Setup of oak:
// mac_16bit
module mac_16bit(out_rounded,md,mr,clk,rst);
output reg [26:0] out_rounded;
input [15:0] md,mr;               
input clk,rst;
reg [15:0] MD,MR;
reg [39:0] acc;
wire [39:0] mult_out;
wire [17:0] PP0,PP1,PP2,PP3,PP4,PP5,PP6,PP7,PP8;
reg [31:0] PP0_reg,PP1_reg,PP2_reg,PP3_reg,PP4_reg,PP5_reg,PP6_reg,PP7_reg,PP8_reg;
wire [31:0] PP0_FULL,PP1_FULL,PP2_FULL,PP3_FULL,PP4_FULL,PP5_FULL,PP6_FULL,PP7_FULL,PP8_FULL;
wire [7:0] neg;
wire [31:0] sum0,carry0,sum1,carry1,sum2,carry2,sum3,carry3,sum4,carry4,sum5,carry5,sum6,carry6;
wire [39:0] new_acc;
reg [2:0] setup_count;
reg setup_completed;
reg [8:0] count;
generatePartialProducts PP(.PP0(PP0),.PP1(PP1),.PP2(PP2),.PP3(PP3),.PP4(PP4),.PP5(PP5),.PP6(PP6),.PP7(PP7),.PP8(PP8),.neg(neg),.MD(MD),.MR(MR));
genvar i;
assign PP0_FULL[16:0] = PP0;
for(i=31; i>16; i=i-1) begin
  assign PP0_FULL[i] = PP0_FULL[16];
end
assign PP1_FULL[18:2] = PP1;
for(i=31; i>18; i=i-1) begin
  assign PP1_FULL[i] = PP1_FULL[18];
end
assign PP1_FULL[1] = 1'b0;
assign PP1_FULL[0] = neg[0];
assign PP2_FULL[20:4] = PP2;
for(i=31; i>20; i=i-1) begin
  assign PP2_FULL[i] = PP2_FULL[20];
end
assign PP2_FULL[3] = 1'b0;
assign PP2_FULL[2] = neg[1];
for(i=0; i<2; i=i+1) begin
  assign PP2_FULL[i] = 1'b0;
end
assign PP3_FULL[22:6] = PP3;
for(i=31; i>22; i=i-1) begin
  ...
make LEC_CHECK=0 CAP_MARGIN=20 CORE_MARGIN=2 CORE_UTILIZATION=72 CTS_CLUSTER_DIAMETER=202 CTS_CLUSTER_SIZE=20 PLACE_DENSITY=0.36 SETUP_SLACK_MARGIN=1.64 SLEW_MARGIN=20 finish   # period 5.58 ns
run.sh (not shown) runs the stock make flow with config.mk's settings and CLKGATE_MAP_FILE=.
Completing all stages was not enough for oak: its layout failed the final checks because of negative setup slack.
Here is what was changed in the inputs of pine compared with oak.
# oak
export LEC_CHECK = 0
export CAP_MARGIN = 20
export CORE_MARGIN = 2
export CORE_UTILIZATION = 72
export CTS_CLUSTER_DIAMETER = 202
export CTS_CLUSTER_SIZE = 20
export PLACE_DENSITY = 0.36
export SETUP_SLACK_MARGIN = 1.64
export SLEW_MARGIN = 20
create_clock -name core_clock -period 5.58 [get_ports {clk}]
# pine
export LEC_CHECK = 0
export CAP_MARGIN = 20
export CORE_MARGIN = 2
export CORE_UTILIZATION = 20
export SLEW_MARGIN = 20
create_clock -name core_clock -period 9.82 [get_ports {clk}]
==> comparison <==
- Across oak and pine, a clean result was obtained everywhere but in oak.
- [compare] base=oak new=pine: routability-driven placement congestion ratio -9.0%, time the worst path needs with I/O delays and setup +0.61 ns, number of clock buffer instances in the layout +34.
--- input diff pine..birch ---
# pine
export LEC_CHECK = 0
export CAP_MARGIN = 20
export CORE_MARGIN = 2
export CORE_UTILIZATION = 20
export SLEW_MARGIN = 20
create_clock -name core_clock -period 9.82 [get_ports {clk}]
# birch
export LEC_CHECK = 0
export ABC_AREA = 1
export CAP_MARGIN = 20
export CORE_MARGIN = 2
export CORE_UTILIZATION = 72
export CTS_CLUSTER_DIAMETER = 202
export CTS_CLUSTER_SIZE = 20
export PLACE_DENSITY_LB_ADDON = 0.29
export SLEW_MARGIN = 20
create_clock -name core_clock -period 5.58 [get_ports {clk}]
--- outcome ---
Compared with pine, birch shows net count entering floorplan that has gone up slightly. Cell area across pine and birch: no real change. Changes observed in birch relative to pine: share of the core filled with cells in the final layout higher, chip height decreased by about 50% relative to the old numbers, post-route clock period utilization grew by 71 points. birch: complete, dirty (negative setup slack). Summary of birch over pine: shortest clock period the worst path allows after layout went up 0.80 ns; fraction of the yosys area taken by sequential cells went up 0.54 points. Measured against each other, pine and birch differ in worst setup slack, the higher figure coming from pine. [birch] via count rose 26% relative to pine.

========
Setup of job 7787:
mac_16bit again, from the RTL that the note above started with.
export LEC_CHECK = 0
export ABC_AREA = 1
export CAP_MARGIN = 20
export CORE_MARGIN = 2
export CORE_UTILIZATION = 40
export MAX_ROUTING_LAYER = met4
export SLEW_MARGIN = 20
export TNS_END_PERCENT = 85
create_clock -name core_clock -period 9.72 [get_ports {clk}]
Job 7787 ended with every stage complete and zero timing, DRC or antenna violations.
Setup changes, job 7787 to job 7439
# job 7787
export LEC_CHECK = 0
export ABC_AREA = 1
export CAP_MARGIN = 20
export CORE_MARGIN = 2
export CORE_UTILIZATION = 40
export MAX_ROUTING_LAYER = met4
export SLEW_MARGIN = 20
export TNS_END_PERCENT = 85
create_clock -name core_clock -period 9.72 [get_ports {clk}]
# job 7439
export LEC_CHECK = 0
export CAP_MARGIN = 20
export CORE_MARGIN = 2
export CORE_UTILIZATION = 66
export SLEW_MARGIN = 20
create_clock -name core_clock -period 3.45 [get_ports {clk}]
### Flow results
Job 7439 finished every stage; the final checks, however, were not passed, the failures being negative setup slack. Compared with job 7787, job 7439 shows a maximum clock frequency that is 1.9% higher. Going from job 7787 to job 7439, post-cts resize count increased by 77 relative to the old numbers, global-route track usage on met2 went up by 25 points, xor/xnor cell area share of the yosys netlist went down.
Input changes introduced in job 8927 (baseline for comparison: job 7439):
# job 7439
export LEC_CHECK = 0
export CAP_MARGIN = 20
export CORE_MARGIN = 2
export CORE_UTILIZATION = 66
export SLEW_MARGIN = 20
create_clock -name core_clock -period 3.45 [get_ports {clk}]
# job 8927
export LEC_CHECK = 0
export CAP_MARGIN = 20
export CORE_MARGIN = 2
export CORE_UTILIZATION = 18
export SLEW_MARGIN = 20
create_clock -name core_clock -period 6.71 [get_ports {clk}]
Findings:
Job 8927 vs. job 7439: critical path depth went up by 26%. In job 8927, the share of the core filled with cells came out 60 points below the value in job 7439. Compared to job 7439, job 8927 has core utilization at floorplan 49 points lower. In job 8927, met1 capacity usage during global routing is lower than in job 7439. Status for job 8927 and job 7439: no clean run. Job 7439 had finished all stages when the layout checks came back failing, citing negative setup slack.
Modified inputs, job 1017 compared to job 8927
# job 8927
export LEC_CHECK = 0
export CAP_MARGIN = 20
export CORE_MARGIN = 2
export CORE_UTILIZATION = 18
export SLEW_MARGIN = 20
create_clock -name core_clock -period 6.71 [get_ports {clk}]
# job 1017
export LEC_CHECK = 0
export CAP_MARGIN = 20
export CORE_MARGIN = 2
export CORE_UTILIZATION = 65
export SLEW_MARGIN = 20
create_clock -name core_clock -period 4.6 [get_ports {clk}]
Results
The flow for job 1017 finished, though final verification flagged negative setup slack. Summary of job 1017 over job 8927: met2 track utilization from global routing increased by 41 points relative to the old numbers, number of cells in Yosys stat comparable, number of nets in the final layout +3.7%, area share of buffers outside the clock network went up. Diff job 8927 and job 1017: number of core rows higher in job 8927. When job 1017 is set beside job 8927, its minimum period implied by the final worst setup slack turns out to be 0.14 ns smaller. Pin count of the biggest net entering global routing ends up lower on job 1017.
> inputs changed (job 1017 -> job 3740)
# job 1017
export LEC_CHECK = 0
export CAP_MARGIN = 20
export CORE_MARGIN = 2
export CORE_UTILIZATION = 65
export SLEW_MARGIN = 20
create_clock -name core_clock -period 4.6 [get_ports {clk}]
# job 3740
export LEC_CHECK = 0
export CAP_MARGIN = 20
export CORE_MARGIN = 2
export CORE_UTILIZATION = 40
export SLEW_MARGIN = 20
create_clock -name core_clock -period 6.9 [get_ports {clk}]
==> results <==
- The final layout from job 3740, which completed every stage, passed the timing, DRC and antenna checks at the end of the flow.
- Diff job 1017 and job 3740: utilization higher in job 1017
- The minimum clock period of job 3740 was superior to that of job 1017.
- Compared job 3740 against job 1017; worst max-slew margin expressed relative to the limit within noise.
- The worst hold slack on job 3740 is in line with that on job 1017.

========
== v37 ==
Starting RTL as in the previous note.
make LEC_CHECK=0 ABC_AREA=1 CAP_MARGIN=20 CORE_MARGIN=2 CORE_UTILIZATION=40 SLEW_MARGIN=30 finish   # period 6.9 ns
Inputs modified between v37 and v43:
- CORE_ASPECT_RATIO now 1.05, previously not set
- SLEW_MARGIN now 20, was 30
- CTS_CLUSTER_SIZE now 26, previously not set
- MAX_ROUTING_LAYER now met5, previously not set
- TNS_END_PERCENT now 75, previously not set
- GPL_TIMING_DRIVEN now 0, previously not set
- SETUP_SLACK_MARGIN now 0.91, previously not set
- the clock period (ns, I/O delays scaled along) now 9.72, was 6.9
==> results <==
On combinational gate area, v43 and v37 are neck and neck. Upper clock frequency limit, v43 and v37, higher one = v37.
Input changes introduced in v54 (baseline for comparison: v43):
- changing CORE_UTILIZATION from 40 to 72
- removing MAX_ROUTING_LAYER (formerly met5)
- removing SETUP_SLACK_MARGIN (formerly 0.91)
- changing CTS_CLUSTER_SIZE from 26 to 40
- setting PLACE_DENSITY_LB_ADDON to 0.0 for the first time
- removing TNS_END_PERCENT (formerly 75)
- removing ABC_AREA (formerly 1)
- removing CORE_ASPECT_RATIO (formerly 1.05)
- removing GPL_TIMING_DRIVEN (formerly 0)
- changing the clock period (ns, I/O delays scaled along) from 9.72 to 3.73
### Flow results
Final checks on v54, whose flow otherwise completed, came back failing, citing setup timing.
Maximum level of the CTS H-tree sits lower in v54 than in v43.
v54 vs v43 — maximum number of pins on one net before global-route repair rose 81.
v43 → v54: total global routing track utilization now sits higher, first-iteration DRC count increased by 1442 relative to the old numbers, slew at the pin closest to its max-slew limit went down, synthesized cell count now sits lower.
The faster design of the two is v43; v54 tops out lower.
Looking at final standard cell utilization of the core, v54 sits 43 points above v43.
Setup changes, v54 to v48
- setting SETUP_SLACK_MARGIN to 1.8 for the first time
- changing CTS_CLUSTER_SIZE from 40 to 77
- changing the clock period (ns, I/O delays scaled along) from 3.73 to 6.4
Notes after the runs:
For v54, the destination of the critical timing path was acc[39], unlike v48, where it was acc[37]. In v48 the implementation ran to completion but is not tape-out ready, as the final checks report setup timing. | routed wire length | v48 vs v54 | better |. v54 → v48: final critical-path required period decreased 330 ps, total iterations of the first detailed-routing run saw a decrease.
diff inputs: v48 => v44
- CTS_CLUSTER_SIZE no longer set, was 77
- SETUP_SLACK_MARGIN no longer set, was 1.8
- the clock period (ns, I/O delays scaled along) now 6.47, was 6.4
[summary]
- Of v48 and v44, none finishes clean.
- v44 ran in full, but the layout does not pass; the checks complain about setup timing.
- Complete run, failing final checks: v48, reason setup timing.
- Changes observed in v44 relative to v48: number of cell rows barely changed.
- Summary of the comparison: arrival time at the worst endpoint is lower in v44, relative to v48.
- Compared with v48, v44 instantiates a larger number of standard cells.
- Status: hold slack parity (v48, v44)
diff inputs: v44 => v36
- CORE_ASPECT_RATIO now 0.89, previously not set
- HOLD_SLACK_MARGIN now -0.08, previously not set
- SETUP_SLACK_MARGIN now 0.89, previously not set
- CTS_CLUSTER_SIZE now 31, previously not set
- the clock period (ns, I/O delays scaled along) now 5.44, was 6.47
Results
| v36 | all stages done | FAIL | setup timing |. Completing all stages was not enough for v44: its layout failed the final checks because of setup timing. Compared to v44, v36 has sum of routed wire segments on met1 1200 um higher. Of v44 and v36, v36 shows the higher number of setup violations in the final report, with v44 below it. Comparing the two runs side by side, v36 comes out behind v44 on final critical delay including setup and external delays. Relative to v44, aggregate global-route resource usage increased by 1.1 points in v36. In the metrics for v44 and v36, the one carrying the lower ratio of final minimum period to clock period is v44.

========
Setup of green:
Starting RTL as in the previous note.
Settings: LEC_CHECK=0, ABC_AREA=1, CAP_MARGIN=20, CELL_PAD_IN_SITES_GLOBAL_PLACEMENT=0, CORE_ASPECT_RATIO=0.91, CORE_MARGIN=2, CORE_UTILIZATION=72, CTS_CLUSTER_DIAMETER=215, GPL_ROUTABILITY_DRIVEN=0, MIN_ROUTING_LAYER=met1, PLACE_DENSITY_LB_ADDON=0.05, SETUP_SLACK_MARGIN=1.46, SLEW_MARGIN=20, TNS_END_PERCENT=70; clock period 5.05 ns.
| green | all stages done | FAIL | setup timing |
Changes in red relative to green:
==> flow/config.mk <==
export PLATFORM = sky130hd
export DESIGN_NAME = mac_16bit
export DESIGN_NICKNAME = mac_16bit
export VERILOG_FILES = /design/flow/design.v
export SDC_FILE = /design/flow/constraint.sdc
export NUM_CORES = 4
export LEC_CHECK = 0
export CAP_MARGIN = 20
export CORE_MARGIN = 2
export CORE_UTILIZATION = 72
export PLACE_DENSITY_LB_ADDON = 0.0
export SLEW_MARGIN = 20
==> flow/constraint.sdc <==
create_clock -name core_clock -period 6.4 [get_ports {clk}]
set_input_delay 1.2800 -clock core_clock [delete_from_list [all_inputs] [get_ports {clk}]]
set_output_delay 1.2800 -clock core_clock [all_outputs]
set_load 0.01 [all_outputs]
==> comparison <==
The flow for red finished, though final verification flagged setup timing.
The launching instance or port of the critical path comes out PP2_reg[13]$_SDFFE_PP0P_ in one run and PP3_reg[19]$_SDFFE_PP0P_ in the other, namely in red and green respectively.
In red, final core utilization is lower than in green.
| number of well taps | lower: green |
Compare red and green | clock buffer instance count of the final layout lower: red

========
Starting RTL as in the previous note.
clock: 7.72 ns
lec_check: 0
abc_area: 1
cap_margin: 0
cell_pad_in_sites_detail_placement: 2
cell_pad_in_sites_global_placement: 1
core_aspect_ratio: 0.74
core_margin: 7
core_utilization: 51
cts_cluster_diameter: 84
cts_cluster_size: 19
gpl_routability_driven: 0
max_routing_layer: met4
min_routing_layer: met2
place_density_lb_addon: 0.01
slew_margin: 25
tns_end_percent: 5
The baseline failed in 3_5_place_dp on DPL-0033.
Then changed:
Settings changed: ABC_AREA 1 to unset, CAP_MARGIN 0 to 20, CELL_PAD_IN_SITES_DETAIL_PLACEMENT 2 to unset, CELL_PAD_IN_SITES_GLOBAL_PLACEMENT 1 to unset, CORE_ASPECT_RATIO 0.74 to unset, CORE_MARGIN 7 to 2, CORE_UTILIZATION 51 to 40, CTS_CLUSTER_DIAMETER 84 to unset, CTS_CLUSTER_SIZE 19 to unset, GPL_ROUTABILITY_DRIVEN 0 to unset, MAX_ROUTING_LAYER met4 to unset, MIN_ROUTING_LAYER met2 to unset, PLACE_DENSITY_LB_ADDON 0.01 to unset, SLEW_MARGIN 25 to 20, TNS_END_PERCENT 5 to unset.
Clock period 7.72 ns to 6.71 ns, I/O delays scaled along.
The new run finished with setup timing left.
Die area rises by 17%.
Area after synthesis rises by 2.1%.
Synthesized cell count falls by 2.1%.

========
Starting RTL as in the previous note.
clock: 5.17 ns
lec_check: 0
abc_area: 1
cap_margin: 20
cell_pad_in_sites_global_placement: 0
core_aspect_ratio: 0.74
core_margin: 2
core_utilization: 71
cts_cluster_diameter: 215
gpl_routability_driven: 0
min_routing_layer: met1
place_density_lb_addon: 0.01
slew_margin: 20
tns_end_percent: 70
The first run finished with setup timing left.
Then changed:
CELL_PAD_IN_SITES_GLOBAL_PLACEMENT = 1   (was 0)
CORE_MARGIN = 4   (was 2)
CORE_UTILIZATION = 40   (was 71)
CTS_CLUSTER_DIAMETER = not set   (was 215)
MIN_ROUTING_LAYER = met2   (was met1)
SETUP_SLACK_MARGIN = 1.82   (was not set)
clock period = 7.72 ns   (was 5.17 ns; I/O delays follow)
Effect:
- With this change the flow ran to the end with violations: DRC
- worst setup slack improves by 2.7 ns
- global-route usage is lower by 7.1 points
- non-clock buffer count is lower by 143
